### flow/config.mk
export PLATFORM = sky130hd
export DESIGN_NAME = sha1_exec
export DESIGN_NICKNAME = sha1_exec
export VERILOG_FILES = /design/flow/design.v
export SDC_FILE = /design/flow/constraint.sdc
export NUM_CORES = 4
export LEC_CHECK = 0
export CAP_MARGIN = 30
export CELL_PAD_IN_SITES_GLOBAL_PLACEMENT = 1
export CORE_ASPECT_RATIO = 1.34
export CORE_MARGIN = 2
export CORE_UTILIZATION = 55
export CTS_CLUSTER_SIZE = 36
export GPL_ROUTABILITY_DRIVEN = 1
export MAX_ROUTING_LAYER = met4
export SETUP_SLACK_MARGIN = 0.27
export SLEW_MARGIN = 20
### flow/constraint.sdc
create_clock -name core_clock -period 4.74 [get_ports {clk}]
set_input_delay 0.9480 -clock core_clock [delete_from_list [all_inputs] [get_ports {clk}]]
set_output_delay 0.9480 -clock core_clock [all_outputs]
set_load 0.01 [all_outputs]
### flow/design.v
module dffhr (d, r, clk, q);
  parameter WIDTH = 1;
  input 			r;
  input 			clk;
  input 	[WIDTH-1:0] 	d;
  output 	[WIDTH-1:0] 	q;
  reg 		[WIDTH-1:0] 	q;
  always @ (posedge clk) 
    if ( r ) 
      q <= {WIDTH{1'b0}};
    else
      q <= d;
endmodule  
module sha1_round (cv_in, w, round, cv_out);
   input [159:0] cv_in;
   input [31:0]  w;
   input [6:0]   round;
   output [159:0] cv_out;
   reg [31:0]     k;
   reg [31:0]     f;
   wire [31:0]    a_shift;
   wire [31:0]    b_shift;
   wire [31:0]    add_result;
   wire [31:0]    a = cv_in[159:128];
   wire [31:0]    b = cv_in[127:96];
   wire [31:0]    c = cv_in[95:64];
   wire [31:0]    d = cv_in[63:32];
   wire [31:0]    e = cv_in[31:0];
   always @(round)
     begin
        k = 32'd0;
        if ((round >= 7'd0) && (round <= 7'd19))
          k = 32'h5A827999;
        if ((round >= 7'd20) && (round <= 7'd39))
          k = 32'h6ED9EBA1;
        if ((round >= 7'd40) && (round <= 7'd59))
          k = 32'h8F1BBCDC;
        if ((round >= 7'd60) && (round <= 7'd79))
          k = 32'hCA62C1D6;
     end  
   always @(round or b or c or d)
     begin
        f = 32'd0;
        if ((round >= 7'd0) && (round <= 7'd19))
          f = ((b & c) | (~b & d));
        if ((round >= 7'd20) && (round <= 7'd39))
          f = (b ^ c ^ d);
        if ((round >= 7'd40) && (round <= 7'd59))
          f = ((b & c) | (b & d) | (c & d));
        if ((round >= 7'd60) && (round <= 7'd79))
          f = (b ^ c ^ d);
     end  
   assign a_shift = {a[26:0], a[31:27]};
   assign b_shift = {b[1:0], b[31:2]};
   assign add_result = (a_shift + ((f + k) + (e + w)));
   assign cv_out = {add_result, a, b_shift, c, d};
endmodule  
module sha1_exec(clk, reset, start, data_in, load_in, cv, 
  use_prev_cv, busy, out_valid, cv_next);
   input clk, reset;     
   input start;
   input [31:0] data_in;
   input load_in;
   input [159:0] cv;
   input use_prev_cv;
   output        busy;
   output        out_valid;
   output [159:0] cv_next;  
   reg            busy;         
   reg            out_valid;    
   reg [6:0]      rnd_cnt_d;    
   wire [6:0]     rnd_cnt_q;    
   wire [159:0]   rnd_d;        
   wire [159:0]   rnd_q;
   wire [159:0]   sha1_round_wire;   
   wire [159:0]   cv_d;         
   wire [159:0]   cv_q;         
   wire [159:0]   cv_next_d;    
   wire [159:0]   cv_next_q;
   parameter      IDLE = 2'b00;
   parameter      CALC = 2'b01;
   parameter      VALID_OUT = 2'b10;
   parameter      VALID_OUT2 = 2'b11;
   wire [1:0]     state; 
   reg [1:0]      next_state;
   wire [511:0]   w_d;
   wire [511:0]   w_q;
   wire [511:0]   w_temp;
   wire [31:0]    w;    
   wire [31:0]    w_gen_temp = w_temp[511:480] ^ w_temp[447:416] ^ 
                  w_temp[255:224] ^ w_temp[95:64];  
   wire [31:0]    w_gen = {w_gen_temp[30:0], w_gen_temp[31]};
   assign         w_d = ((load_in == 1'b1) ? w_temp :
                  ((rnd_cnt_q < 7'd15) ? w_temp : 
                  {w_gen, w_temp[479:0]}));
   assign w_temp = (state == CALC) ? {w_q[479:0], w_q[511:480]} : 
     ((load_in == 1'b1) ? {w_q[479:0], data_in} : w_q);
   assign w = w_q[511:480];
   sha1_round sha1_round(.cv_in(rnd_q), .w(w), .round(rnd_cnt_q),
                           .cv_out(sha1_round_wire));
   assign         rnd_d = ((state == CALC) ? sha1_round_wire : 
     (use_prev_cv == 1'b1) ? cv_next_q : cv);
   assign         cv_d = ((state == CALC) ? cv_q : 
     (use_prev_cv == 1'b1) ? cv_next_q : cv);
   assign         cv_next_d = (state == VALID_OUT) ? 
                                ({cv_q[159:128] + rnd_q[159:128],
                                  cv_q[127:96] + rnd_q[127:96],
                                  cv_q[95:64] + rnd_q[95:64],
                                  cv_q[63:32] + rnd_q[63:32],
                                  cv_q[31:0] + rnd_q[31:0]}) :
                                  (cv_next_q);
   assign         cv_next = cv_next_q;
   always @(state or start or rnd_cnt_q)
     begin
        out_valid = 1'b0;       
        busy = 1'b0;
        rnd_cnt_d = 7'b0000000;
        case (state)
          IDLE : begin
             out_valid = 1'b0;
             rnd_cnt_d = 7'b0000000;
             if (start) begin
                busy = 1'b1;
                next_state = CALC;
             end
             else begin
                busy = 1'b1;
                next_state = IDLE;
             end
          end  
          CALC : begin
             busy = 1'b1;
             out_valid = 1'b0;
             if (start) begin
                next_state = IDLE;
                rnd_cnt_d = 7'd0000000;
             end
             else if (rnd_cnt_q == 7'd79) begin
                next_state = VALID_OUT;
                rnd_cnt_d = 7'd0000000;
             end
             else begin
                next_state = CALC;
                rnd_cnt_d = rnd_cnt_q + 7'd0000001;
             end
          end  
          VALID_OUT : begin
             busy = 1'b1;
             out_valid = 1'b0;       
             if (start) begin
                next_state = IDLE;
                rnd_cnt_d = 7'd0000000;
             end else begin
                next_state = VALID_OUT2;
             end
          end     
          VALID_OUT2 : begin
             busy = 1'b0;
             out_valid = 1'b1;
             if (start) begin
                next_state = CALC;
             end
             else begin
                next_state = IDLE;
             end
          end
          default : begin
             next_state = IDLE;
          end
        endcase
     end          
   dffhr #(7) rnd_cnt_reg (.d(rnd_cnt_d), .q(rnd_cnt_q),
                           .clk(clk), .r(reset));
   dffhr #(2) state_reg (.d(next_state), .q(state), 
                         .clk(clk), .r(reset)); 
   dffhr #(512) w_reg (.d(w_d), .q(w_q), .clk(clk), .r(reset));
   dffhr #(160) cv_reg (.d(cv_d), .q(cv_q), .clk(clk), .r(reset));
   dffhr #(160) rnd_reg (.d(rnd_d), .q(rnd_q), .clk(clk), .r(reset));
   dffhr #(160) cv_next_reg (.d(cv_next_d), .q(cv_next_q),
                             .clk(clk), .r(reset));   
endmodule  
### flow/run.sh
#!/bin/bash
# the make line also repeats each setting of config.mk as NAME=value (left out here)
make -C /OpenROAD-flow-scripts/flow DESIGN_CONFIG=/design/flow/config.mk WORK_HOME=/design/flow/orfs CLKGATE_MAP_FILE= finish
==> results of run 1 <==
## routing by layer
layer / vias to the layer above / track usage [%] / routed length (um)
met5: - / - / 0
li1: 21790 / - / -
met1: 21200 / 41.58 / 66260
met2: 1235 / 56.45 / 77150
met4: 0 / 13.45 / 7089
met3: 296 / 4.010 / 8923
## stage by stage
stage	area [um^2]	setup TNS, ps	setup WS (ps)	instances
2_1_floorplan	51150	-5153	-537.1	6207
3_3_place_gp	57600	-11330	-799.2	7715
3_5_place_dp	57600	-13350	-933.4	7715
4_1_cts	61520	-12680	-809.1	7917
5_1_grt	62020	-19590	-1011	7943
6_report	62020	-13690	-792.9	7943
## area by class of cell
cell class / count / area [um^2] / area share, %
multi-input cells: 4409 / 28570 / 46.06
flip-flops and latches: 1003 / 20090 / 32.40
repair buffers: 728 / 6705 / 10.81
clock buffers: 138 / 2825 / 4.555
inverters: 435 / 1635 / 2.637
well taps: 1179 / 1475 / 2.379
clock inverters: 47 / 706.9 / 1.140
diodes: 4 / 10.01 / 0.01614
## what timing repair did
item                                    4_1_cts  5_1_grt
buffers inserted                             17       21
resized                                      47       60
gates cloned                                  0        1
pin swaps                                    58       50
endpoints found under the setup margin       26       29
==> CHANGELOG.md, run 1 <==
### Metrics

- Outcome: complete, but fails checks
- Blocking Checks: setup timing
- FF-to-FF path depth: 26
- Seq/Total Area, Yosys: around two fifths
- CTS max path bufs: 3
- CTS root buf: clkbuf_16
- Comb pwr: about 0.0047 W
- Worst path top cell family by delay: adder cells
- PwrDens: around 360 nW/um^2
- Clock network fraction of design power: 38.5%
- Minimum hold slack: ~450 ps
- Total length of routed wires: between 150 and 200 mm
- Die Ht: 356.3 um
- Reg-to-reg endpoint: rnd_reg.q[144]$_SDFF_PP0_
- Fmax: ~180 MHz
- Post-synthesis compound-gate area fraction: between 10% and 20%
- Slew of the pin with the lowest slew margin: 1112 ps
- Core area: ~92,000 um^2
- Commonest cells in the netlist: 1,157 x nand2_1, 1,003 x dfxtp_1, 966 x a21oi_1, 435 x inv_1, 393 x nor2_1
- Vias per inst: between 5 and 6
- Slew headroom: around a quarter
- Core Util, Final: between 60% and 70%
- Hold path depth: 2
- Leakage: 25.14 nW
- Post-synth EDFFs: 0
- Placement Rows: 129
- Worst r2r src: rnd_cnt_reg.q[0]$_SDFF_PP0_
- OpenROAD warnings: between 40 and 50
- FP Core Util: a little under three fifths
- Cts hold-fix bufs: 0
- FILL cells: a little under 8,000
- Post-synth top flop: dfxtp_1
- CTS tree: done
- Switching fraction of total power: 28.70%
- Clock group power: around 0.0085 W
- Hold Crit Class: reg2reg
- Clock latency (worst-skew pair): 680 ps
- Pins over their slew limit: 0
- RSZ-0062 raised after global routing: yes
- Startpoint Class: register
- Synth Instances: 6,207
- Critical Path RT: around 5300 ps
- Cell total in the yosys stat output: between 6,000 and 7,000
- CP peak stage delay: between 500 and 600 ps
- Total gr overflow: 0
- Final Hold Vio Count: 0
- Clk_skew: 39.60 ps
- Reg clk slew, reported paths: 60 ps
- Netlist Area Pre-Place: approximately 51,000 um^2
- Post-synth top area cell: dfxtp_1
- I/O Buffers: 358
- Chip area: between 90,000 and 100,000 um^2
- Hold Path Sink: w_reg.q[384]$_SDFFE_PP0P_
- Crit path buf inv count: 7
- Dominant comb cell: AND-OR/OR-AND gates
- Seq group: 0.00893 W
- Count leader, synth: nand2_1
- Post-synth top area share: between 30% and 40%
- Vias post-DR: 44,510
- Psw: ~0.0064 W
- CP Depth: 26
- Period utilization: 116.7%
- Post-DP HPWL: around 120 mm
- Die W: between 200 and 300 um
- Crit end category: register
- Synth Area in Adders: between 9 and 10%
- Fin crit period: about 5500 ps
- Worst setup path endpoint: rnd_reg.q[144]$_SDFF_PP0_
- Net count after synthesis: around 6,700
- HP Start: w_reg.q[352]$_SDFFE_PP0P_
- Yosys simple share: 14.77%
- Drt first pass iters: 6
- IO Pins: between 300 and 400
- GPL Wtd Cong: 1.016
- Num CTS Buffers: just under 100
- CP startpoint: rnd_cnt_reg.q[0]$_SDFF_PP0_
- Count of final setup violators: 24
- Category of the most critical setup path: reg2reg
- Seq pwr share: between 40% and 50%
- Area growth syn-to-layout: 21.76%
- Xor/xnor share: under 10%
- Largest net degree at the start of global routing: between 200 and 250
- Top area cell types: dfxtp_1 39%, a21oi_1 9.5%, nand2_1 8.5%
- Yosys Warn Count: 6
- Top pwr grp: registers
- Final Net Count: about 7,000
- FFs w/ async S/R, synth: 0%
- First-pass GRT wire length: between 200 and 250 mm
- Slowest-stage cell, CP: fa_1
- Syn Area/Cell: 8.206 um^2
- Final worst slack: -792.9 ps
- FF+latch count, synth: 1,003
- Yosys chip area: between 50,000 and 60,000 um^2
- All-Layer GR Usage: ~34%
- Initial antenna violation count: 4
- Per-cell routed wire length: ~20 um
- Post-route ant nets: 0
- WP data arrival: roughly 6000 ps
- CTS Sinks: approximately 1,000
- Mux contribution to synthesized area: 5.023%
- P_int: 0.01581 W
- Library cells used by synthesis: just under 80
- DRC Markers: 0
- CTS H-tree depth: 3
- Maxcap violations: 0
- Initial DRC count: around 3,500
- Flop-to-flop setup slack: -790 ps
- Vias in the first global route: approximately 42,000
- Crit path max fanout: 5
- Comb power frac: 21.2%
- Peak VDD IR: about 0.32 mV
- Final Power: 0.02217 W
==> run 2, diff against run 1 <==
- CAP_MARGIN: 30 -> 20
- CELL_PAD_IN_SITES_GLOBAL_PLACEMENT: 1 -> not set
- CORE_ASPECT_RATIO: 1.34 -> not set
- CORE_UTILIZATION: 55 -> 58
- CTS_CLUSTER_SIZE: 36 -> not set
- GPL_ROUTABILITY_DRIVEN: 1 -> not set
- MAX_ROUTING_LAYER: met4 -> not set
- SETUP_SLACK_MARGIN: 0.27 -> 1.33
- clock period: 4.74 -> 5.45 ns (I/O delays scaled with it)
==> CHANGELOG.md, run 2 <==
### Metrics

- Hold Crit Class: reg2reg
- Post-route ant nets: 0 (unchanged)
- FFs w/ async S/R, synth: 0% (unchanged)
- Seq/Total Area, Yosys: 39.42% (unchanged)
- Crit path buf inv count: 7 (unchanged)
- Worst r2r src: rnd_cnt_reg.q[1]$_SDFF_PP0_
- Flop-to-flop setup slack: -30 ps (+760 ps)
- Commonest cells in the netlist: 1,157 x nand2_1, 1,003 x dfxtp_1, 966 x a21oi_1, 435 x inv_1, 393 x nor2_1
- HP Start: w_reg.q[333]$_SDFFE_PP0P_
- Placement Rows: 108 (-16%)
- CP most frequent cell: buf_4
- Area growth syn-to-layout: 18.95%
- Initial DRC count: 3,778 (+7.9%)
- Total length of routed wires: 163.2 mm (+2.4%)
- Fin crit period: 5479 ps (-53.99 ps)
- Post-DP HPWL: 121.9 mm (+2.8%)
- Seq group: 0.00780 W (-13%)
- Dominant comb cell: AND-OR/OR-AND gates
- Startpoint Class: register
- FF-to-FF path depth: 28 (+7.7%)
- WP data arrival: 6140 ps (+70 ps)
- Yosys chip area: 50,940 um^2 (unchanged)
- CP Depth: 28 (+7.7%)
- Library cells used by synthesis: 78 (unchanged)
- Pre-CTS setup slack: -71.31 ps (+862.1 ps)
- Outcome: complete, but fails checks
- P_int: 0.01334 W (-16%)
- Vias per inst: 5.731 (+2.3%)
- Reg-to-reg endpoint: rnd_reg.q[157]$_SDFF_PP0_
- Minimum hold slack: 449.6 ps (+2.947 ps)
- Chip area: 90,210 um^2 (-5.1%)
- Seq pwr share: 41.4% (+1.1 points)
- Psw: 0.005494 W (-14%)
- Final Cell Area: 60,590 um^2 (-2.3%)
- Dpl cell area: 56,340 um^2 (-2.2%)
- Die Ht: 300.3 um (-16%)
- Initial antenna violation count: 1 (-3)
- Cell total in the yosys stat output: 6,207 (unchanged)
- All-Layer GR Usage: 35.13% (+1.4 points)
- Setup TNS: -45.12 ps (+13,640 ps)
- Clk_skew: 34.38 ps (-5.213 ps)
- Final Hold Vio Count: 0 (unchanged)
- Cts hold-fix bufs: 0 (unchanged)
- Leakage: 24.28 nW (-3.4%)
- CP startpoint: rnd_cnt_reg.q[1]$_SDFF_PP0_
- CTS H-tree depth: 3 (unchanged)
- CTS Sinks: 1,003 (unchanged)
- Net count after synthesis: 6,722 (unchanged)
- First-pass GRT wire length: 244.1 mm (+0.32%)
- Xor/xnor share: 5.520% (unchanged)
- Pins over their slew limit: 0 (unchanged)
- Worst setup path endpoint: rnd_reg.q[157]$_SDFF_PP0_
- Comb pwr: 0.00370 W (-21%)
- Post-synth top area share: 39.42% (unchanged)
- GPL Wtd Cong: 1.103 (+8.6%)
- Clock latency (worst-skew pair): 710 ps (+30 ps)
- FF+latch count, synth: 1,003 (unchanged)
- Post-synth EDFFs: 0 (unchanged)
- Reg clk slew, reported paths: 60 ps (about the same)
- Count of final setup violators: 2 (-92%)
- Period utilization: 100.5% (-16 points)
- Maxcap violations: 0 (unchanged)
- Count leader, synth: nand2_1
- Clock group power: 0.00733 W (-14%)
- Hold path depth: 2 (unchanged)
- Num CTS Buffers: 103 (+4.0%)
- Top area cell types: dfxtp_1 39%, a21oi_1 9.5%, nand2_1 8.5%
- Core area: 86,890 um^2 (-5.6%)
- Slew headroom: 23.51% (-1.9 points)
- Vias in the first global route: 41,700 (-1.7%)
- Per-cell routed wire length: 21.04 um (+4.8%)
- Worst path top cell family by delay: adder cells
- Blocking Checks: setup timing
- CP peak stage delay: 510 ps (about the same)
- CTS tree: done
- Mux contribution to synthesized area: 5.023% (unchanged)
- Drt first pass iters: 6 (unchanged)
- Synth Area in Adders: 9.668% (unchanged)
- CTS max path bufs: 3 (unchanged)
- Post-synthesis compound-gate area fraction: 19.73% (unchanged)
- OpenROAD warnings: 58 (+21%)
- Top pwr grp: registers
- Vias post-DR: 44,450 (-0.13%)
- Comb power frac: 19.7% (-1.5 points)
- Yosys Warn Count: 6 (unchanged)
- Post-synth top flop: dfxtp_1
- Category of the most critical setup path: reg2reg
- Total gr overflow: 0 (unchanged)
- Switching fraction of total power: 29.16% (+0.46 points)
- Crit path max fanout: 5 (unchanged)
- CTS root buf: clkbuf_16
- I/O Buffers: 358 (unchanged)
- Hold Path Sink: w_reg.q[333]$_SDFFE_PP0P_
- Post-synth top area cell: dfxtp_1
- IO Pins: 359 (unchanged)
- Peak VDD IR: 0.3437 mV (+7.1%)
- Core Util, Final: 69.73% (+2.3 points)
- Syn Area/Cell: 8.206 um^2 (unchanged)
- Slew of the pin with the lowest slew margin: 1147 ps (+35.58 ps)
- DRC Markers: 0 (unchanged)
- FP Core Util: 58.62% (+3.3 points)
- Clock network fraction of design power: 38.9% (+0.4 points)
- Fmax: 182.5 MHz (+0.99%)
- Die W: 300.3 um (+13%)
- Final Net Count: 7,031 (-2.2%)
- PwrDens: 310.9 nW/um^2 (-13%)
- Slowest-stage cell, CP: fa_1
- Netlist Area Pre-Place: 50,940 um^2 (unchanged)
- Crit end category: register
- RSZ-0062 raised after global routing: yes
- Critical Path RT: 6110 ps (+830 ps)
- Yosys simple share: 14.77% (unchanged)
- Largest net degree at the start of global routing: 219 (+1.4%)
- Final worst slack: -28.95 ps (+764.0 ps)
- Synth Instances: 6,207 (unchanged)
run 2: what timing repair did:
item	4_1_cts	5_1_grt
pin swaps	53	67
resized	44	65
cloned	1	0
setup endpoints to repair	29	29
buffers inserted	17	7
run 2: area by class of cell:
type,instances,area [um^2]
clock buffers,154,3072
fillers,7144,26300
flip-flops and latches,1003,20100
clock inverters,36,464.2
diodes,1,2.502
well taps,1155,1445
inverters,435,1638
repair buffers,563,5320
multi-input cells,4410,28550
run 2: through the flow:
step / power (W) / std cells
6_report: 0.01884 / 7757
5_1_grt: 0.01950 / 7756
4_1_cts: 0.01868 / 7749
3_5_place_dp: 0.01131 / 7541
3_3_place_gp: 0.01130 / 7541
2_1_floorplan: 0.01006 / 6207
run 2: metal layers:
layer  GRT usage [%]  wire length [um]
met1           44.67             67040
met2           56.82             75400
met3           5.607             10370
met4           20.11             10380
met5               0                 0
==> run 3, diff against run 2 <==
- ABC_AREA: not set -> 1
- CORE_ASPECT_RATIO: not set -> 1.37
- CORE_UTILIZATION: 58 -> 72
- CTS_CLUSTER_SIZE: not set -> 10
- PLACE_DENSITY: not set -> 0.38
- SETUP_SLACK_MARGIN: 1.33 -> 0.18
- clock period: 5.45 -> 3.39 ns (I/O delays scaled with it)
==> CHANGELOG.md, run 3 <==
## Flow update

- FP Core Util: 72.73% (+14 points)
- Dominant comb cell: AND-OR/OR-AND gates
- FFs w/ async S/R, synth: 0% (unchanged)
- Pre-CTS setup slack: -1476 ps (-1404 ps)
- CTS max path bufs: 3 (unchanged)
- Syn Area/Cell: 7.243 um^2 (-12%)
- Post-DP HPWL: 132.5 mm (+8.7%)
- GPL Wtd Cong: 1.175 (+6.5%)
- Yosys chip area: 52,320 um^2 (+2.7%)
- Post-synth top area share: 38.37% (-1.0 points)
- FF+latch count, synth: 1,003 (unchanged)
- Tool error: [ERROR GRT-0116] Global routing finished with congestion. Check the congestion regions in the DRC Viewer.
- Commonest cells in the netlist: 1,003 x dfxtp_1, 976 x nand2_1, 966 x a21oi_1, 934 x nor2_1, 926 x o21ai_0
- Seq/Total Area, Yosys: 38.37% (-1.0 points)
- All-Layer GR Usage: roughly three fifths
- Die Ht: 319.5 um (+6.4%)
- Core area: 71,940 um^2 (-17%)
- Post-synth top area cell: dfxtp_1
- Mux contribution to synthesized area: 0.5165% (-4.5 points)
- Cell total in the yosys stat output: 7,224 (+16%)
- Yosys Warn Count: 6 (unchanged)
- Synth Instances: 7,224 (+16%)
- Count leader, synth: dfxtp_1
- Cts hold-fix bufs: 0 (unchanged)
- Yosys simple share: 16.93% (+2.2 points)
- Xor/xnor share: 3.582% (-1.9 points)
- Placement Rows: 115 (+6.5%)
- I/O Buffers: 358 (unchanged)
- Die W: 234.3 um (-22%)
- Placed insts: 8,473 (+12%)
- Chip area: 74,870 um^2 (-17%)
- IO Pins: 359 (unchanged)
- Num CTS Buffers: 111 (+7.8%)
- Library cells used by synthesis: 51 (-35%)
- Net count after synthesis: 7,739 (+15%)
- CTS Sinks: 1,003 (unchanged)
- Post-synthesis compound-gate area fraction: 21.64% (+1.9 points)
- Dpl cell area: 58,930 um^2 (+4.6%)
- Top area cell types: dfxtp_1 38%, a21oi_1 9.2%, o21ai_0 8.9%
- CTS H-tree depth: 3 (unchanged)
- Stopped at: global routing
- Synth Area in Adders: 9.412% (-0.26 points)
- Post-synth EDFFs: 0 (unchanged)
- Post-synth top flop: dfxtp_1
- CTS root buf: clkbuf_16
- Netlist Area Pre-Place: 52,320 um^2 (+2.7%)
- Outcome: aborted with a tool error
- Total gr overflow: 13
[run 3: what timing repair did]
item | in CTS
setup endpoints to repair | 31
gates resized | 193
pin swaps | 72
cloned | 5
setup buffers | 33
[run 3: routing by layer]
layer,global-route usage (%),overflow
met5,15.82,0
met4,56.13,6
met3,36.73,0
met2,83.05,7
met1,60.28,0
[run 3: per-stage QoR]
step           hold WS (ps)  TNS [ps]
3_3_place_gp          435.1    -33300
2_1_floorplan         429.7    -24520
4_1_cts               424.4    -32920
3_5_place_dp          442.8    -38280
==> run 4, diff against run 3 <==
- CORE_ASPECT_RATIO: 1.37 -> 1.64
- CORE_UTILIZATION: 72 -> 40
- CTS_CLUSTER_SIZE: 10 -> not set
- GPL_ROUTABILITY_DRIVEN: not set -> 1
- GPL_TIMING_DRIVEN: not set -> 0
- PLACE_DENSITY: 0.38 -> not set
- SETUP_SLACK_MARGIN: 0.18 -> not set
- clock period: 3.39 -> 8.0 ns (I/O delays scaled with it)
==> CHANGELOG.md, run 4 <==
### Metrics

- Yosys chip area: 52,320 um^2 (unchanged)
- Top pwr grp: registers
- Mux contribution to synthesized area: 0.5165% (unchanged)
- FF+latch count, synth: 1,003 (unchanged)
- Outcome: no timing/DRC/antenna violations
- Vias post-DR: between 50,000 and 60,000
- Initial DRC count: around 4,000
- Net count after synthesis: 7,739 (unchanged)
- Die Ht: 467.2 um (+46%)
- Hold Crit Class: reg2reg
- Peak VDD IR: slightly above 0.2 mV
- Worst path top cell family by delay: adder cells
- Seq/Total Area, Yosys: 38.37% (unchanged)
- Per-cell routed wire length: between 20 and 30 um
- Clock network fraction of design power: 35.3%
- Drt first pass iters: 6
- Final Net Count: between 8,000 and 9,000
- Commonest cells in the netlist: 1,003 x dfxtp_1, 976 x nand2_1, 966 x a21oi_1, 934 x nor2_1, 926 x o21ai_0
- Crit end category: register
- Post-synth top flop: dfxtp_1
- CP Depth: 27
- Xor/xnor share: 3.582% (unchanged)
- All-Layer GR Usage: between 30 and 40%
- Count leader, synth: dfxtp_1
- Vias in the first global route: about 50,000
- CTS Sinks: 1,003 (unchanged)
- Cells resized by post-CTS repair: 0 (-100%)
- OpenROAD warnings: 29
- Die W: 286.4 um (+22%)
- HP Start: w_reg.q[418]$_SDFF_PP0_
- Netlist Area Pre-Place: 52,320 um^2 (unchanged)
- Hold path depth: 2
- Synth Instances: 7,224 (unchanged)
- CTS H-tree depth: 3 (unchanged)
- FF-to-FF path depth: 27
- CTS tree: done
- Crit path buf inv count: 7
- Fmax: between 150 and 200 MHz
- Total gr overflow: 0
- Flop-to-flop setup slack: between 1500 and 2000 ps
- Final instance count without filler cells: about 9,500
- Sequential cell area: ~20,000 um^2
- CP peak stage delay: 550 ps
- Post-synth top area cell: dfxtp_1
- Post-synth EDFFs: 0 (unchanged)
- Slew of the pin with the lowest slew margin: between 1000 and 1500 ps
- Initial antenna violation count: 6
- CTS max path bufs: 3 (unchanged)
- Fin crit period: 6385 ps
- Seq group: about 0.0058 W
- Library cells used by synthesis: 51 (unchanged)
- Psw: between 0.005 and 0.006 W
- GPL Wtd Cong: 1.022 (-13%)
- Largest net degree at the start of global routing: 16
- Count of final setup violators: 0
- Cell total in the yosys stat output: 7,224 (unchanged)
- WP data arrival: roughly 7000 ps
- Reg clk slew, reported paths: roughly 70 ps
- Post-synthesis compound-gate area fraction: 21.64% (unchanged)
- FP Core Util: 40.13% (-33 points)
- Post-route ant nets: 0
- P_int: roughly 0.0093 W
- PwrDens: approximately 230 nW/um^2
- Num CTS Buffers: 98 (-12%)
- Yosys Warn Count: 6 (unchanged)
- First-pass GRT wire length: roughly 340 mm
- FILL cells: between 10,000 and 15,000
- Post-DP HPWL: 201.4 mm (+52%)
- Dominant comb cell: AND-OR/OR-AND gates
- Comb power frac: 24.6%
- Final Hold Vio Count: 0
- Cts hold-fix bufs: 0 (unchanged)
- Critical Path RT: approximately 8600 ps
- Placement Rows: 170 (+48%)
- Clock latency (worst-skew pair): 770 ps
- Comb pwr: around 0.0035 W
- Worst setup path endpoint: rnd_reg.q[158]$_SDFF_PP0_
- Top area cell types: dfxtp_1 38%, a21oi_1 9.2%, o21ai_0 8.9%
- Category of the most critical setup path: reg2reg
- Slowest-stage cell, CP: fa_1
- Chip area: 133,800 um^2 (+79%)
- Maxcap violations: 0
- Vias per inst: roughly 5.4
- Post-CTS Setup Bufs: 0 (-100%)
- Clock group power: a little over 0.005 W
- Leakage: 26.68 nW
- Post-synth top area share: 38.37% (unchanged)
- DRC Markers: 0
- Logic area: between 20,000 and 30,000 um^2
- Total length of routed wires: between 200 and 250 mm
- Pins over their slew limit: 0
- Syn Area/Cell: 7.243 um^2 (unchanged)
- Core area: 130,400 um^2 (+81%)
- Slew headroom: 16.94%
- I/O Buffers: 356 (-0.56%)
- Area growth syn-to-layout: 17.67%
- Placed insts: 9,302 (+9.8%)
- CTS root buf: clkbuf_16
- Switching fraction of total power: between 30% and 40%
- Crit path max fanout: 10
- Startpoint Class: register
- CP startpoint: rnd_cnt_reg.q[0]$_SDFF_PP0_
- Yosys simple share: 16.93% (unchanged)
- Synth Area in Adders: 9.412% (unchanged)
- IO Pins: 359 (unchanged)
- Hold Path Sink: w_reg.q[450]$_SDFFE_PP0P_
- Seq pwr share: around 40%
- Clk_skew: between 30 and 40 ps
- Period utilization: about four fifths
- Setup TNS: 0 ps
- Reg-to-reg endpoint: rnd_reg.q[158]$_SDFF_PP0_
- Worst r2r src: rnd_cnt_reg.q[0]$_SDFF_PP0_
- CP most frequent cell: inv_1
- RSZ-0062 raised after global routing: no
- FFs w/ async S/R, synth: 0% (unchanged)
==> run 4: cell type report <==
class	instances	area share, %
Sequential cell	1003	32.61
Clock buffer	125	4.345
Buffer	376	2.499
Inverter	928	5.657
Timing Repair Buffer	358	5.850
Tap cell	1720	3.495
Multi-Input combinational cell	4917	44.26
Antenna cell	3	0.01219
Clock inverter	57	1.272
==> run 4: per-layer routing <==
layer | vias to the layer above | global-route usage (%) | part of all wire [%] | wire [um]
met3 | 669 | 5.132 | 5.6 | 13800
met5 | - | 0 | 0.012 | 29
met1 | 24320 | 36.92 | 35 | 85720
li1 | 24490 | - | - | -
met4 | 4 | 31.95 | 11 | 26220
met2 | 1971 | 63.01 | 49 | 118900
==> run 4: through the flow <==
step / cell area, um^2 / power, W / utilization, % / setup WS (ps) / hold WS [ps]
2_1_floorplan: 52320 / 0.007825 / - / 3252 / 429.7
4_1_cts: 61560 / 0.01431 / 47.22 / 1723 / 455.0
3_3_place_gp: 58040 / 0.009279 / 44.51 / 1792 / 441.9
3_5_place_dp: 58100 / 0.009303 / 44.56 / 1748 / 447.4
5_1_grt: 61570 / 0.01490 / 47.22 / 1236 / 474.8
6_report: 61570 / 0.01435 / 47.22 / 1615 / 455.2
==> run 5, diff against run 4 <==
- CAP_MARGIN: 20 -> 0
- CORE_ASPECT_RATIO: 1.64 -> 0.91
- CORE_UTILIZATION: 40 -> 72
- CTS_CLUSTER_DIAMETER: not set -> 396
- CTS_CLUSTER_SIZE: not set -> 10
- GPL_ROUTABILITY_DRIVEN: 1 -> not set
- GPL_TIMING_DRIVEN: 0 -> not set
- HOLD_SLACK_MARGIN: not set -> 0.29
- PLACE_DENSITY: not set -> 0.37
- SETUP_SLACK_MARGIN: not set -> 1.16
- TNS_END_PERCENT: not set -> 5
- clock period: 8.0 -> 3.88 ns (I/O delays scaled with it)
==> CHANGELOG.md, run 5 <==
### Metrics

- Yosys simple share: 16.93% (unchanged)
- Area growth syn-to-layout: 19.19%
- Outcome: complete, but fails checks
- FF-to-FF path depth: 27 (unchanged)
- FF+latch count, synth: 1,003 (unchanged)
- Dpl cell area: 58,310 um^2 (+0.36%)
- PwrDens: 485.4 nW/um^2 (+110%)
- Worst setup path endpoint: rnd_reg.q[159]$_SDFF_PP0_
- Slowest-stage cell, CP: fa_1
- Final Hold Vio Count: 0 (unchanged)
- Initial antenna violation count: 6 (unchanged)
- Worst path top cell family by delay: adder cells
- Crit path max fanout: 8 (-2)
- Xor/xnor share: 3.582% (unchanged)
- Yosys chip area: 52,320 um^2 (unchanged)
- Per-cell routed wire length: 22.56 um (-13%)
- P_int: 0.01975 W (+110%)
- Startpoint Class: register
- Pins over their slew limit: 0 (unchanged)
- Dominant comb cell: AND-OR/OR-AND gates
- Crit path buf inv count: 8 (+1)
- Crit end category: register
- Top pwr grp: registers
- All-Layer GR Usage: 50.03% (+14 points)
- CTS max path bufs: 3 (unchanged)
- Post-synth top flop: dfxtp_1
- Blocking Checks: setup timing
- Synth Instances: 7,224 (unchanged)
- Seq/Total Area, Yosys: 38.37% (unchanged)
- I/O Buffers: 358 (+0.56%)
- Peak VDD IR: 0.5290 mV (+160%)
- WP data arrival: 5430 ps (-1550 ps)
- CP startpoint: rnd_cnt_reg.q[1]$_SDFF_PP0_
- CP peak stage delay: 490 ps (-60 ps)
- Die Ht: 261.2 um (-44%)
- CP most frequent cell: inv_1
- Clock network fraction of design power: 30.5% (-4.8 points)
- Final Power: 0.03027 W (+110%)
- Core area: 72,100 um^2 (-45%)
- Library cells used by synthesis: 51 (unchanged)
- Vias post-DR: 54,460 (+5.8%)
- HP Start: w_reg.q[443]$_SDFF_PP0_
- Cell total in the yosys stat output: 7,224 (unchanged)
- Post-synth EDFFs: 0 (unchanged)
- OpenROAD warnings: 67 (+130%)
- Hold path depth: 2 (unchanged)
- GPL Wtd Cong: 1.150 (+12%)
- FFs w/ async S/R, synth: 0% (unchanged)
- Syn Area/Cell: 7.243 um^2 (unchanged)
- Num CTS Buffers: 110 (+12%)
- Final Cell Area: 62,360 um^2 (+1.3%)
- Yosys Warn Count: 6 (unchanged)
- Category of the most critical setup path: reg2reg
- Leakage: 27.63 nW (+3.6%)
- Placed insts: 8,456 (-9.1%)
- Initial DRC count: 7,622 (+88%)
- RSZ-0062 raised after global routing: yes
- Final Net Count: 8,154 (-0.52%)
- Slew headroom: 6.251% (-11 points)
- Post-synthesis compound-gate area fraction: 21.64% (unchanged)
- Net count after synthesis: 7,739 (unchanged)
- Post-route ant nets: 0 (unchanged)
- Fin crit period: 4808 ps (-1577 ps)
- Vias per inst: 6.327 (+17%)
- Fmax: 208.0 MHz (+33%)
- DRC Markers: 0 (unchanged)
- Flop-to-flop setup slack: -930 ps (-2540 ps)
- Post-synth top area share: 38.37% (unchanged)
- Total length of routed wires: 194.2 mm (-21%)
- Psw: 0.01052 W (+110%)
- Slew of the pin with the lowest slew margin: 1392 ps (+145.6 ps)
- Clock latency (worst-skew pair): 720 ps (-50 ps)
- CTS Sinks: 1,003 (unchanged)
- Minimum hold slack: 436.9 ps (-18.26 ps)
- Post-synth top area cell: dfxtp_1
- CTS root buf: clkbuf_16
- First-pass GRT wire length: 291.0 mm (-15%)
- Placement Rows: 94 (-45%)
- Comb pwr: 0.00928 W (+160%)
- Clock group power: 0.00924 W (+82%)
- Reg clk slew, reported paths: 60 ps (about the same)
- Seq group: 0.0117 W (+100%)
- Final instance count without filler cells: 8,608 (-9.3%)
- Post-DP HPWL: 131.4 mm (-35%)
- Reg-to-reg endpoint: rnd_reg.q[159]$_SDFF_PP0_
- Commonest cells in the netlist: 1,003 x dfxtp_1, 976 x nand2_1, 966 x a21oi_1, 934 x nor2_1, 926 x o21ai_0
- Period utilization: 123.9% (+44 points)
- Total gr overflow: 0 (unchanged)
- Hold Path Sink: w_reg.q[475]$_SDFFE_PP0P_
- Die W: 286.6 um (about the same)
- FP Core Util: 72.57% (+32 points)
- Top area cell types: dfxtp_1 38%, a21oi_1 9.2%, o21ai_0 8.9%
- Drt first pass iters: 8 (+2)
- Chip area: 74,850 um^2 (-44%)
- Largest net degree at the start of global routing: 183 (+167)
- Count of final setup violators: 30 (+30)
- Switching fraction of total power: 34.75% (-0.11 points)
- CTS H-tree depth: 3 (unchanged)
- Critical Path RT: 4500 ps (-4090 ps)
- Count leader, synth: dfxtp_1
- Hold Crit Class: reg2reg
- Clk_skew: 53.51 ps (+18.35 ps)
- Netlist Area Pre-Place: 52,320 um^2 (unchanged)
- CTS tree: done
- Worst r2r src: rnd_cnt_reg.q[1]$_SDFF_PP0_
- Synth Area in Adders: 9.412% (unchanged)
- Vias in the first global route: 51,490 (+2.5%)
- IO Pins: 359 (unchanged)
- Comb power frac: 30.7% (+6.1 points)
- CP Depth: 27 (unchanged)
- Maxcap violations: 0 (unchanged)
- Seq pwr share: 38.8% (-1.2 points)
- Final worst slack: -927.8 ps (-2543 ps)
- Mux contribution to synthesized area: 0.5165% (unchanged)
## run 5: through the flow
step                utilization (%)  worst slack (ps)  TNS (ps)
finish                        86.50            -927.8    -22470
global route                  86.50             -1120    -28040
global placement              80.88            -899.1    -22250
CTS                           86.00            -751.7    -19360
floorplan                         -            -507.8    -10520
detailed placement            80.88             -1016    -24630
## run 5: per-layer routing
metal	GRT usage, %	wire (um)	vias up
met4	33.74	16530	10
met1	59.79	67430	25080
met2	75.77	82320	3988
li1	-	-	24280
met3	18.04	27840	1103
met5	1.500	97	-
## run 5: what timing repair did
action                     CTS  global route
resized                    123            94
buffers inserted            22             6
pin swaps                   35            29
gates cloned                 3             0
hold buffers                 0             0
setup endpoints to repair   46            62
## run 5: layout make-up
class | instances | area, um^2
Multi-Input combinational cell | 4919 | 28280
Sequential cell | 1003 | 20110
Fill cell | 4021 | 9732
Timing Repair Buffer | 676 | 6297
Inverter | 928 | 3522
Clock buffer | 111 | 2756
Tap cell | 960 | 1201
Clock inverter | 8 | 187.7
Timing Repair inverter | 1 | 8.758
Antenna cell | 2 | 5.005
==> run 6, diff against run 5 <==
- ABC_AREA: 1 -> not set
- CAP_MARGIN: 0 -> 20
- CORE_ASPECT_RATIO: 0.91 -> 1.3
- CORE_MARGIN: 2 -> 3
- CORE_UTILIZATION: 72 -> 49
- CTS_CLUSTER_DIAMETER: 396 -> not set
- CTS_CLUSTER_SIZE: 10 -> not set
- GPL_ROUTABILITY_DRIVEN: not set -> 1
- HOLD_SLACK_MARGIN: 0.29 -> not set
- MAX_ROUTING_LAYER: not set -> met4
- PLACE_DENSITY: 0.37 -> 0.89
- SETUP_SLACK_MARGIN: 1.16 -> not set
- TNS_END_PERCENT: 5 -> 55
- clock period: 3.88 -> 8.47 ns (I/O delays scaled with it)
==> CHANGELOG.md, run 6 <==
### Metrics

- Outcome: no timing/DRC/antenna violations
- Dominant comb cell: AND-OR/OR-AND gates
- Post-synth top area share: 39.42% (+1.0 points)
- Clock latency (worst-skew pair): 700 ps (-20 ps)
- P_int: 0.008403 W (-57%)
- Count leader, synth: nand2_1
- Psw: 0.003253 W (-69%)
- CP Depth: 24 (-11%)
- Flop-to-flop setup slack: 1600 ps (+2530 ps)
- Crit path buf inv count: 5 (-3)
- Cell Chain, Critical Path: nand3_1 > a21oi_1 > o22ai_1 > nand2b_1 > inv_1 > nor2_1 > inv_1 > nor2_1 > inv_1 > fa_1 > fa_1 > inv_1 > fa_1 > inv_1 > ha_1 > and4_1 > o211ai_1 > o211a_1 > a211oi_1 > o21a_1 > o21ai_0 > a21oi_1 > a21oi_1 > o311a_1
- Commonest cells in the netlist: 1,157 x nand2_1, 1,003 x dfxtp_1, 966 x a21oi_1, 435 x inv_1, 393 x nor2_1
- Placed insts: 7,599 (-10%)
- I/O Buffers: 358 (unchanged)
- HP Start: w_reg.q[259]$_SDFFE_PP0P_
- Cts hold-fix bufs: 0 (unchanged)
- Vias post-DR: 43,500 (-20%)
- Maxcap violations: 0 (unchanged)
- Initial DRC count: 3,685 (-52%)
- Period utilization: 81.10% (-43 points)
- Hold Path Sink: w_reg.q[291]$_SDFFE_PP0P_
- Synth Area in Adders: 9.668% (+0.26 points)
- Final Hold Vio Count: 0 (unchanged)
- Chip area: 107,900 um^2 (+44%)
- GPL Wtd Cong: 0.9843 (-14%)
- FF-to-FF path depth: 24 (-11%)
- Mux contribution to synthesized area: 5.023% (+4.5 points)
- Slew of the pin with the lowest slew margin: 1124 ps (-267.5 ps)
- Category of the most critical setup path: reg2reg
- Die Ht: 373.6 um (+43%)
- Final instance count without filler cells: 7,792 (-9.5%)
- Clock network fraction of design power: 40.5% (+10 points)
- Critical Path RT: 9040 ps (+4540 ps)
- Post-synth top area cell: dfxtp_1
- Syn Area/Cell: 8.206 um^2 (+13%)
- DRC Markers: 0 (unchanged)
- CP peak stage delay: 520 ps (+30 ps)
- Pins over their slew limit: 0 (unchanged)
- Fmax: 145.6 MHz (-30%)
- Seq pwr share: 43.0% (+4.2 points)
- FF+latch count, synth: 1,003 (unchanged)
- Comb pwr: 0.00192 W (-79%)
- Post-CTS Setup Bufs: 0 (-100%)
- Post-synthesis compound-gate area fraction: 19.73% (-1.9 points)
- Area growth syn-to-layout: 15.40%
- Slew headroom: 25.07% (+19 points)
- Yosys chip area: 50,940 um^2 (-2.7%)
- Hold Crit Class: reg2reg
- Clock group power: 0.00472 W (-49%)
- Reg-to-reg endpoint: rnd_reg.q[158]$_SDFF_PP0_
- Fin crit period: 6869 ps (+2061 ps)
- Comb power frac: 16.5% (-14 points)
- Initial antenna violation count: 11 (+5)
- CTS max path bufs: 3 (unchanged)
- Worst path top cell family by delay: AND-OR/OR-AND gates
- Library cells used by synthesis: 78 (+53%)
- Top pwr grp: registers
- Cells resized by post-CTS repair: 0 (-100%)
- Yosys simple share: 14.77% (-2.2 points)
- CP most frequent cell: inv_1
- Total gr overflow: 0 (unchanged)
- Reg clk slew, reported paths: 60 ps (about the same)
- Cell total in the yosys stat output: 6,207 (-14%)
- Final Power: 0.01166 W (-61%)
- Hold path depth: 2 (unchanged)
- Worst r2r src: rnd_cnt_reg.q[2]$_SDFF_PP0_
- Peak VDD IR: 0.1776 mV (-66%)
- Post-synth top flop: dfxtp_1
- Post-DP HPWL: 110.6 mm (-16%)
- Startpoint Class: register
- CTS root buf: clkbuf_16
- CTS Sinks: 1,003 (unchanged)
- WP data arrival: 7440 ps (+2010 ps)
- Clk_skew: 25.32 ps (-28.18 ps)
- First-pass GRT wire length: 231.0 mm (-21%)
- Seq group: 0.00502 W (-57%)
- Num CTS Buffers: 99 (-10%)
- Core area: 102,900 um^2 (+43%)
- FP Core Util: 49.48% (-23 points)
- OpenROAD warnings: 56 (-16%)
- Crit path max fanout: 10 (+2)
- IO Pins: 359 (unchanged)
- Total length of routed wires: 150.5 mm (-22%)
- Setup TNS: 0 ps (+22,470 ps)
- Vias per inst: 5.582 (-12%)
- CTS tree: done
- Per-cell routed wire length: 19.32 um (-14%)
- Switching fraction of total power: 27.91% (-6.8 points)
- Slowest-stage cell, CP: dfxtp_1
- Die W: 288.8 um (+0.76%)
- PwrDens: 198.3 nW/um^2 (-59%)
- Post-route ant nets: 0 (unchanged)
- Xor/xnor share: 5.520% (+1.9 points)
- Top area cell types: dfxtp_1 39%, a21oi_1 9.5%, nand2_1 8.5%
- Final Net Count: 6,855 (-16%)
- RSZ-0062 raised after global routing: no
- Largest net degree at the start of global routing: 246 (+34%)
- Seq/Total Area, Yosys: 39.42% (+1.0 points)
- Netlist Area Pre-Place: 50,940 um^2 (-2.7%)
- Worst setup path endpoint: rnd_reg.q[158]$_SDFF_PP0_
- Yosys Warn Count: 6 (unchanged)
- All-Layer GR Usage: 27.82% (-22 points)
- CP startpoint: rnd_cnt_reg.q[2]$_SDFF_PP0_
- FFs w/ async S/R, synth: 0% (unchanged)
- FILL cells: 9,057 (+130%)
- Crit end category: register
- Leakage: 23.24 nW (-16%)
- Post-synth EDFFs: 0 (unchanged)
- Drt first pass iters: 7 (-1)
- CTS H-tree depth: 3 (unchanged)
- Placement Rows: 134 (+43%)
- Vias in the first global route: 41,250 (-20%)
- Net count after synthesis: 6,722 (-13%)
- Synth Instances: 6,207 (-14%)
- Count of final setup violators: 0 (-100%)
## run 6: cell type report
| cell class | instances | area [um^2] | share of cell area, % |
|---|---|---|---|
| timing repair buffer | 392 | 3940 | 6.703 |
| multi-input combinational | 4409 | 27900 | 47.46 |
| antenna | 11 | 27.53 | 0.04683 |
| sequential | 1003 | 20090 | 34.17 |
| inverter | 435 | 1633 | 2.778 |
| tap | 1360 | 1702 | 2.895 |
| clock buffer | 141 | 2865 | 4.875 |
| clock inverter | 41 | 629.4 | 1.071 |
## run 6: metrics by stage
| step | utilization (%) | instance area (um^2) | hold slack (ps) | setup slack, ps |
|---|---|---|---|---|
| detailed placement | 53.68 | 55260 | 442.2 | 1519 |
| finish | 57.10 | 58780 | 448.8 | 1601 |
| CTS | 57.07 | 58750 | 451.5 | 1500 |
| floorplan | - | 50940 | 431.8 | 2558 |
| global placement | 53.68 | 55260 | 437.4 | 1488 |
| global route | 57.09 | 58780 | 462.5 | 1177 |
## run 6: metal layers
metal	vias up	track usage, %	wire [um]
met5	-	-	0
met3	300	3.990	10700
met2	1448	44.37	69680
li1	21150	-	-
met4	0	11.95	7112
met1	20600	35.16	63040
==> run 7, diff against run 6 <==
- ABC_AREA: not set -> 1
- CORE_ASPECT_RATIO: 1.3 -> not set
- CORE_MARGIN: 3 -> 2
- CORE_UTILIZATION: 49 -> 72
- CTS_CLUSTER_SIZE: not set -> 10
- GPL_ROUTABILITY_DRIVEN: 1 -> not set
- MAX_ROUTING_LAYER: met4 -> not set
- PLACE_DENSITY: 0.89 -> not set
- SETUP_SLACK_MARGIN: not set -> 0.18
- TNS_END_PERCENT: 55 -> not set
- clock period: 8.47 -> 3.93 ns (I/O delays scaled with it)
==> CHANGELOG.md, run 7 <==
### Metrics

- Core area: 71,730 um^2 (-30%)
- Category of the most critical setup path: reg2reg
- Clock network fraction of design power: 31.0% (-9.5 points)
- Clk_skew: 61.08 ps (+35.76 ps)
- Post-synth top area share: 38.37% (-1.0 points)
- CP peak stage delay: 500 ps (-20 ps)
- CTS Sinks: 1,003 (unchanged)
- Period utilization: 125.3% (+44 points)
- Synth Instances: 7,224 (+16%)
- CTS H-tree depth: 3 (unchanged)
- Count of final setup violators: 30 (+30)
- Crit end category: register
- Final Hold Vio Count: 0 (unchanged)
- OpenROAD warnings: 50 (-11%)
- DRC Markers: 0 (unchanged)
- Total gr overflow: 0 (unchanged)
- I/O Buffers: 358 (unchanged)
- Post-synthesis compound-gate area fraction: 21.64% (+1.9 points)
- CP Depth: 29 (+21%)
- Post-synth top flop: dfxtp_1
- Post-synth EDFFs: 0 (unchanged)
- Per-cell routed wire length: 23.81 um (+23%)
- Yosys Warn Count: 6 (unchanged)
- FILL cells: 3,532 (-61%)
- Psw: 0.01094 W (+240%)
- Yosys chip area: 52,320 um^2 (+2.7%)
- Die Ht: 273.6 um (-27%)
- Final worst slack: -993.2 ps (-2594 ps)
- Total length of routed wires: 205.8 mm (+37%)
- WP data arrival: 5550 ps (-1890 ps)
- Worst path top cell family by delay: adder cells
- RSZ-0062 raised after global routing: yes
- Switching fraction of total power: 35.30% (+7.4 points)
- Initial antenna violation count: 10 (-1)
- Library cells used by synthesis: 51 (-35%)
- Net count after synthesis: 7,739 (+15%)
- Comb power frac: 31.6% (+15 points)
- PwrDens: 489.8 nW/um^2 (+150%)
- Xor/xnor share: 3.582% (-1.9 points)
- P_int: 0.02004 W (+140%)
- Reg-to-reg endpoint: rnd_reg.q[146]$_SDFF_PP0_
- Crit path max fanout: 12 (+2)
- Synth Area in Adders: 9.412% (-0.26 points)
- Hold Path Sink: w_reg.q[122]$_SDFFE_PP0P_
- Slew headroom: 21.68% (-3.4 points)
- Vias in the first global route: 54,210 (+31%)
- Leakage: 27.89 nW (+20%)
- FF+latch count, synth: 1,003 (unchanged)
- CTS tree: done
- Vias post-DR: 56,550 (+30%)
- Setup TNS: -23,430 ps (-23,430 ps)
- Count leader, synth: dfxtp_1
- Cts hold-fix bufs: 0 (unchanged)
- Initial DRC count: 8,552 (+130%)
- Slowest-stage cell, CP: fa_1
- CP most frequent cell: inv_1
- Outcome: complete, but fails checks
- Post-DP HPWL: 133.0 mm (+20%)
- Fin crit period: 4923 ps (-1946 ps)
- Top pwr grp: registers
- CP startpoint: rnd_cnt_reg.q[6]$_SDFF_PP0_
- Pins over their slew limit: 0 (unchanged)
- Dominant comb cell: AND-OR/OR-AND gates
- HP Start: w_reg.q[90]$_SDFF_PP0_
- Flop-to-flop setup slack: -990 ps (-2590 ps)
- First-pass GRT wire length: 304.8 mm (+32%)
- FFs w/ async S/R, synth: 0% (unchanged)
- FP Core Util: 72.94% (+23 points)
- Netlist Area Pre-Place: 52,320 um^2 (+2.7%)
- Worst setup path endpoint: rnd_reg.q[146]$_SDFF_PP0_
- Num CTS Buffers: 113 (+14%)
- Syn Area/Cell: 7.243 um^2 (-12%)
- Cell total in the yosys stat output: 7,224 (+16%)
- Blocking Checks: setup timing
- IO Pins: 359 (unchanged)
- Clock latency (worst-skew pair): 750 ps (+50 ps)
- Post-route ant nets: 0 (unchanged)
- Crit path buf inv count: 9 (+4)
- Post-synth top area cell: dfxtp_1
- Startpoint Class: register
- FF-to-FF path depth: 29 (+21%)
- Placement Rows: 98 (-27%)
- Largest net degree at the start of global routing: 225 (-8.5%)
- Seq/Total Area, Yosys: 38.37% (-1.0 points)
- Hold Crit Class: reg2reg
- All-Layer GR Usage: 52.61% (+25 points)
- Maxcap violations: 0 (unchanged)
- Final Net Count: 8,182 (+19%)
- Slew of the pin with the lowest slew margin: 1175 ps (+50.84 ps)
- Clock group power: 0.00961 W (+100%)
- GPL Wtd Cong: 1.113 (+13%)
- Seq pwr share: 37.4% (-5.6 points)
- CTS max path bufs: 3 (unchanged)
- Commonest cells in the netlist: 1,003 x dfxtp_1, 976 x nand2_1, 966 x a21oi_1, 934 x nor2_1, 926 x o21ai_0
- Hold path depth: 2 (unchanged)
- Mux contribution to synthesized area: 0.5165% (-4.5 points)
- Critical Path RT: 4560 ps (-4480 ps)
- CTS root buf: clkbuf_16
- Seq group: 0.0116 W (+130%)
- Area growth syn-to-layout: 20.87%
- Yosys simple share: 16.93% (+2.2 points)
- Chip area: 74,840 um^2 (-31%)
- Drt first pass iters: 13 (+6)
- Reg clk slew, reported paths: 60 ps (about the same)
- Peak VDD IR: 0.5631 mV (+220%)
- Top area cell types: dfxtp_1 38%, a21oi_1 9.2%, o21ai_0 8.9%
- Vias per inst: 6.543 (+17%)
- Minimum hold slack: 444.0 ps (-4.827 ps)
- Die W: 273.6 um (-5.3%)
- Worst r2r src: rnd_cnt_reg.q[6]$_SDFF_PP0_
- Fmax: 203.1 MHz (+40%)
- Comb pwr: 0.00978 W (+410%)
run 7: timing repair:
action | CTS | global route
pin swaps | 29 | 92
hold endpoints to repair | 0 | 0
setup endpoints to repair | 30 | 31
resized | 66 | 228
gates cloned | 1 | 1
setup buffers | 13 | 25
run 7: metrics by stage:
step	instances	instance area (um^2)	total power (W)	utilization [%]	worst slack, ps
after floorplan	7224	52730	0.01637	-	-457.8
after global placement	8461	58600	0.01932	81.69	-828.5
after detailed placement	8462	58620	0.01958	81.71	-1047
after global routing	8639	63230	0.03179	88.15	-1175
after CTS	8611	62130	0.02931	86.61	-806.7
final	8643	63240	0.03098	88.17	-993.2
run 7: layout make-up:
cell class / instances / area, um^2 / share of cell area (%)
antenna: 6 / 15.01 / 0.02374
clock buffer: 124 / 2930 / 4.633
clock inverter: 11 / 237.7 / 0.3759
inverter: 928 / 3528 / 5.579
multi-input combinational: 4917 / 28590 / 45.21
sequential: 1003 / 20100 / 31.78
tap: 950 / 1189 / 1.879
timing repair buffer: 703 / 6628 / 10.48
timing repair inverter: 1 / 20.02 / 0.03165
run 7: per-layer routing:
metal | global-route usage (%) | wire length [um]
met1 | 59.21 | 67890
met2 | 80.31 | 87030
met3 | 16.15 | 26750
met4 | 47.47 | 24050
met5 | 0 | 87
==> run 8, diff against run 7 <==
- CAP_MARGIN: 20 -> 5
- CORE_ASPECT_RATIO: not set -> 1.67
- CORE_MARGIN: 2 -> 4
- CORE_UTILIZATION: 72 -> 31
- CTS_CLUSTER_SIZE: 10 -> not set
- GPL_TIMING_DRIVEN: not set -> 1
- PLACE_DENSITY: not set -> 0.44
- SETUP_SLACK_MARGIN: 0.18 -> not set
- SLEW_MARGIN: 20 -> 0
- clock period: 3.93 -> 9.92 ns (I/O delays scaled with it)
==> CHANGELOG.md, run 8 <==
### Metrics

- Top pwr grp: registers
- Worst setup path endpoint: rnd_reg.q[146]$_SDFF_PP0_
- Setup TNS: 0 ps (+23,430 ps)
- Hold Path Sink: w_reg.q[115]$_SDFFE_PP0P_
- Core area: 167,500 um^2 (+130%)
- Die W: 325.9 um (+19%)
- Hold path depth: 2 (unchanged)
- CP Depth: 26 (-10%)
- Initial DRC count: 3,360 (-61%)
- Seq group: 0.00461 W (-60%)
- Fin crit period: 6080 ps (+1157 ps)
- Cells resized by post-CTS repair: 0 (-100%)
- Minimum hold slack: 450.8 ps (+6.783 ps)
- Worst path top cell family by delay: adder cells
- Post-synth EDFFs: 0 (unchanged)
- Area growth syn-to-layout: 16.82%
- Slew of the pin with the lowest slew margin: 1083 ps (-91.81 ps)
- Comb power frac: 23.1% (-8.5 points)
- Dominant comb cell: AND-OR/OR-AND gates
- Final Net Count: 7,870 (-3.8%)
- Clock latency (worst-skew pair): 720 ps (-30 ps)
- Yosys simple share: 16.93% (unchanged)
- Count leader, synth: dfxtp_1
- Yosys Warn Count: 6 (unchanged)
- P_int: 0.007615 W (-62%)
- Comb pwr: 0.00265 W (-73%)
- CTS Sinks: 1,003 (unchanged)
- Top area cell types: dfxtp_1 38%, a21oi_1 9.2%, o21ai_0 8.9%
- Synth Area in Adders: 9.412% (unchanged)
- Vias in the first global route: 46,110 (-15%)
- Category of the most critical setup path: reg2reg
- Drt first pass iters: 5 (-8)
- IO Pins: 359 (unchanged)
- Flop-to-flop setup slack: 3840 ps (+4830 ps)
- Seq pwr share: 40.2% (+2.8 points)
- Crit path max fanout: 30 (+18)
- Worst r2r src: rnd_cnt_reg.q[0]$_SDFF_PP0_
- CTS tree: done
- Maxcap violations: 0 (unchanged)
- Final Hold Vio Count: 0 (unchanged)
- Vias post-DR: 47,530 (-16%)
- Total length of routed wires: 207.9 mm (+1.0%)
- Commonest cells in the netlist: 1,003 x dfxtp_1, 976 x nand2_1, 966 x a21oi_1, 934 x nor2_1, 926 x o21ai_0
- Xor/xnor share: 3.582% (unchanged)
- Vias per inst: 4.954 (-24%)
- Slew headroom: 27.04% (+5.4 points)
- Outcome: no timing/DRC/antenna violations
- Cts hold-fix bufs: 0 (unchanged)
- Slowest-stage cell, CP: inv_1
- Per-cell routed wire length: 21.68 um (-9.0%)
- Post-synth top area share: 38.37% (unchanged)
- Chip area: 175,600 um^2 (+130%)
- Core Util, Final: 36.49% (-52 points)
- Placement Rows: 194 (+98%)
- Post-synth top flop: dfxtp_1
- OpenROAD warnings: 56 (+12%)
- Fmax: 164.5 MHz (-19%)
- Hold Crit Class: reg2reg
- Reg clk slew, reported paths: 70 ps (about the same)
- Cell total in the yosys stat output: 7,224 (unchanged)
- DRC Markers: 0 (unchanged)
- CTS root buf: clkbuf_16
- CP startpoint: rnd_cnt_reg.q[0]$_SDFF_PP0_
- I/O Buffers: 358 (unchanged)
- HP Start: w_reg.q[83]$_SDFF_PP0_
- CP peak stage delay: 860 ps (+360 ps)
- Count of final setup violators: 0 (-100%)
- Post-route ant nets: 0 (unchanged)
- Leakage: 26.37 nW (-5.5%)
- FF+latch count, synth: 1,003 (unchanged)
- FP Core Util: 31.24% (-42 points)
- Net count after synthesis: 7,739 (unchanged)
- Crit end category: register
- RSZ-0062 raised after global routing: no
- Reg-to-reg endpoint: rnd_reg.q[146]$_SDFF_PP0_
- Initial antenna violation count: 5 (-5)
- Syn Area/Cell: 7.243 um^2 (unchanged)
- Yosys chip area: 52,320 um^2 (unchanged)
- Pins over their slew limit: 0 (unchanged)
- Library cells used by synthesis: 51 (unchanged)
- All-Layer GR Usage: 22.92% (-30 points)
- Period utilization: 61.29% (-64 points)
- Netlist Area Pre-Place: 52,320 um^2 (unchanged)
- Die Ht: 538.9 um (+97%)
- Crit path buf inv count: 6 (-3)
- FF-to-FF path depth: 26 (-10%)
- Startpoint Class: register
- Synth Instances: 7,224 (unchanged)
- Seq/Total Area, Yosys: 38.37% (unchanged)
- Peak VDD IR: 0.1407 mV (-75%)
- GPL Wtd Cong: 0.9116 (-18%)
- PwrDens: 187.5 nW/um^2 (-62%)
- Post-DP HPWL: 156.7 mm (+18%)
- Switching fraction of total power: 33.58% (-1.7 points)
- Mux contribution to synthesized area: 0.5165% (unchanged)
- Final worst slack: 3840 ps (+4833 ps)
- First-pass GRT wire length: 303.8 mm (-0.33%)
- Clk_skew: 28.13 ps (-32.96 ps)
- Post-synth top area cell: dfxtp_1
- CTS H-tree depth: 3 (unchanged)
- Critical Path RT: 10,570 ps (+6010 ps)
- FFs w/ async S/R, synth: 0% (unchanged)
- Post-synthesis compound-gate area fraction: 21.64% (unchanged)
- Largest net degree at the start of global routing: 236 (+4.9%)
- Psw: 0.003849 W (-65%)
- Post-CTS Setup Bufs: 0 (-13)
- Pre-CTS setup slack: 3906 ps (+4953 ps)
- Clock group power: 0.00421 W (-56%)
- FILL cells: 17,990 (+410%)
- Clock network fraction of design power: 36.7% (+5.7 points)
- WP data arrival: 6730 ps (+1180 ps)
- Num CTS Buffers: 102 (-9.7%)
- CTS max path bufs: 3 (unchanged)
- Total gr overflow: 0 (unchanged)
- Final Power: 0.01146 W (-63%)
[run 8: metal layers]
metal  vias to the layer above  wire [um]  GRT usage (%)
li1                      23800          -              -
met1                     22470      85330          27.20
met2                       993     104500          41.55
met3                       262       8191          2.633
met4                         2       9903          9.815
met5                         -         11              0
[run 8: area by class of cell]
cell class,count,area [um^2],area share [%]
multi-input combinational,4917,27260,44.60
clock buffer,131,2843,4.651
sequential,1003,20090,32.86
timing repair buffer,403,4001,6.546
tap,2156,2698,4.413
clock inverter,52,719.4,1.177
antenna,3,7.507,0.01228
inverter,928,3507,5.738
[run 8: stage by stage]
stage / instances / cell area, um^2
3_5_place_dp: 9407 / 57550
5_1_grt: 9591 / 61120
6_report: 9593 / 61120
2_1_floorplan: 7224 / 52320
3_3_place_gp: 9407 / 57550
4_1_cts: 9590 / 61120
==> run 9, diff against run 8 <==
- CAP_MARGIN: 5 -> 20
- CELL_PAD_IN_SITES_GLOBAL_PLACEMENT: not set -> 0
- CORE_ASPECT_RATIO: 1.67 -> 0.71
- CORE_MARGIN: 4 -> 2
- CORE_UTILIZATION: 31 -> 72
- CTS_CLUSTER_SIZE: not set -> 36
- GPL_ROUTABILITY_DRIVEN: not set -> 1
- GPL_TIMING_DRIVEN: 1 -> not set
- MAX_ROUTING_LAYER: not set -> met4
- PLACE_DENSITY: 0.44 -> 0.64
- SETUP_SLACK_MARGIN: not set -> -0.38
- SLEW_MARGIN: 0 -> 20
- clock period: 9.92 -> 4.5 ns (I/O delays scaled with it)
==> CHANGELOG.md, run 9 <==
### Metrics

- Final worst slack: -606.2 ps (-4446 ps)
- IO Pins: 359 (unchanged)
- Placed insts: 8,483 (-9.8%)
- Total length of routed wires: 195.9 mm (-5.8%)
- Placement Rows: 83 (-57%)
- Yosys Warn Count: 6 (unchanged)
- Switching fraction of total power: 34.56% (+0.99 points)
- Chip area: 74,880 um^2 (-57%)
- CTS tree: done
- Library cells used by synthesis: 51 (unchanged)
- Reg clk slew, reported paths: 70 ps (about the same)
- Post-synth EDFFs: 0 (unchanged)
- Synth Area in Adders: 9.412% (unchanged)
- P_int: 0.01770 W (+130%)
- Hold Path Sink: w_reg.q[449]$_SDFFE_PP0P_
- Maxcap violations: 0 (unchanged)
- Die W: 323.9 um (-0.61%)
- Psw: 0.009349 W (+140%)
- CTS max path bufs: 3 (unchanged)
- Top pwr grp: registers
- CP startpoint: rnd_cnt_reg.q[0]$_SDFF_PP0_
- Blocking Checks: setup timing
- Xor/xnor share: 3.582% (unchanged)
- FFs w/ async S/R, synth: 0% (unchanged)
- Clock group power: 0.00867 W (+110%)
- Post-synth top area share: 38.37% (unchanged)
- Peak VDD IR: 0.4227 mV (+200%)
- Worst setup path endpoint: rnd_reg.q[152]$_SDFF_PP0_
- FF+latch count, synth: 1,003 (unchanged)
- Vias post-DR: 55,400 (+17%)
- Clk_skew: 30.94 ps (+2.815 ps)
- Fin crit period: 5106 ps (-973.6 ps)
- Initial antenna violation count: 13 (+8)
- Largest net degree at the start of global routing: 248 (+5.1%)
- Post-synth top area cell: dfxtp_1
- Mux contribution to synthesized area: 0.5165% (unchanged)
- CTS H-tree depth: 3 (unchanged)
- Fmax: 195.8 MHz (+19%)
- Netlist Area Pre-Place: 52,320 um^2 (unchanged)
- Final Hold Vio Count: 0 (unchanged)
- Initial DRC count: 9,736 (+190%)
- Leakage: 27.87 nW (+5.7%)
- Slowest-stage cell, CP: fa_1
- Worst path top cell family by delay: adder cells
- Reg-to-reg endpoint: rnd_reg.q[152]$_SDFF_PP0_
- Drt first pass iters: 17 (+12)
- Startpoint Class: register
- Dominant comb cell: AND-OR/OR-AND gates
- WP data arrival: 5720 ps (-1010 ps)
- CTS Sinks: 1,003 (unchanged)
- Period utilization: 113.5% (+52 points)
- Cell total in the yosys stat output: 7,224 (unchanged)
- Net count after synthesis: 7,739 (unchanged)
- Critical Path RT: 5110 ps (-5460 ps)
- Cts hold-fix bufs: 0 (unchanged)
- Count leader, synth: dfxtp_1
- Core area: 72,070 um^2 (-57%)
- Per-cell routed wire length: 22.50 um (+3.8%)
- Yosys simple share: 16.93% (unchanged)
- HP Start: w_reg.q[417]$_SDFF_PP0_
- Pins over their slew limit: 0 (unchanged)
- Num CTS Buffers: 92 (-9.8%)
- Crit path max fanout: 10 (-67%)
- CTS root buf: clkbuf_16
- Top area cell types: dfxtp_1 38%, a21oi_1 9.2%, o21ai_0 8.9%
- FF-to-FF path depth: 26 (unchanged)
- Crit end category: register
- Syn Area/Cell: 7.243 um^2 (unchanged)
- Yosys chip area: 52,320 um^2 (unchanged)
- Final Net Count: 8,145 (+3.5%)
- Commonest cells in the netlist: 1,003 x dfxtp_1, 976 x nand2_1, 966 x a21oi_1, 934 x nor2_1, 926 x o21ai_0
- Category of the most critical setup path: reg2reg
- Hold path depth: 2 (unchanged)
- Crit path buf inv count: 7 (+1)
- Comb power frac: 30.6% (+7.5 points)
- Comb pwr: 0.00827 W (+210%)
- DRC Markers: 0 (unchanged)
- Clock latency (worst-skew pair): 700 ps (-20 ps)
- Count of final setup violators: 29 (+29)
- Synth Instances: 7,224 (unchanged)
- Final Power: 0.02705 W (+140%)
- Seq pwr share: 37.3% (-2.9 points)
- Slew of the pin with the lowest slew margin: 1262 ps (+178.7 ps)
- OpenROAD warnings: 67 (+20%)
- Worst r2r src: rnd_cnt_reg.q[0]$_SDFF_PP0_
- Die Ht: 231.2 um (-57%)
- Hold Crit Class: reg2reg
- Seq group: 0.0101 W (+120%)
- Total gr overflow: 0 (unchanged)
- Final Cell Area: 63,000 um^2 (+3.1%)
- Post-synthesis compound-gate area fraction: 21.64% (unchanged)
- Dpl cell area: 58,150 um^2 (+1.0%)
- Vias per inst: 6.362 (+28%)
- First-pass GRT wire length: 286.4 mm (-5.7%)
- Post-synth top flop: dfxtp_1
- PwrDens: 429.3 nW/um^2 (+130%)
- Flop-to-flop setup slack: -610 ps (-4450 ps)
- Area growth syn-to-layout: 20.41%
- Final instance count without filler cells: 8,708 (-9.2%)
- Post-DP HPWL: 133.3 mm (-15%)
- RSZ-0062 raised after global routing: yes
- CP most frequent cell: buf_4
- Vias in the first global route: 50,920 (+10%)
- Post-route ant nets: 0 (unchanged)
- All-Layer GR Usage: 50.85% (+28 points)
- CP Depth: 26 (unchanged)
- CP peak stage delay: 550 ps (-310 ps)
- Clock network fraction of design power: 32.1% (-4.6 points)
- I/O Buffers: 358 (unchanged)
- FP Core Util: 72.60% (+41 points)
- Seq/Total Area, Yosys: 38.37% (unchanged)
- Slew headroom: 14.99% (-12 points)
- GPL Wtd Cong: 1.138 (+25%)
- Outcome: complete, but fails checks
[run 9: repair_timing]
item,4_1_cts,5_1_grt
endpoints found under the setup margin,24,27
pin swaps,12,77
setup buffers,5,39
resized,84,230
gates cloned,3,0
[run 9: layout make-up]
cell class                      count  area (um^2)
Antenna cell                       22        55.05
Clock buffer                      126         2664
Clock inverter                     47        658.1
Fill cell                        3852         9067
Inverter                          928         3522
Multi-Input combinational cell   4919        28430
Sequential cell                  1003        20100
Tap cell                          977         1222
Timing Repair Buffer              686         6350
[run 9: metrics by stage]
step	utilization (%)	hold slack, ps	setup WS, ps	TNS (ps)
CTS	85.92	449.1	-380.5	-8313
global route	87.39	469.2	-740.7	-15520
detailed placement	80.69	442.7	-629.0	-13390
finish	87.42	447.5	-606.2	-11650
global placement	80.69	433.8	-490.9	-9580
floorplan	-	429.7	-247.7	-2053
[run 9: layer usage]
layer | up-vias | global-route usage, % | part of all wire (%)
met3 | 965 | 20.15 | 17
met2 | 4421 | 71.21 | 41
li1 | 24370 | - | -
met5 | - | - | 0
met1 | 25650 | 64.73 | 37
met4 | 0 | 22.09 | 6.0
No activity file was given, so power comes from the tool's default toggle rates.
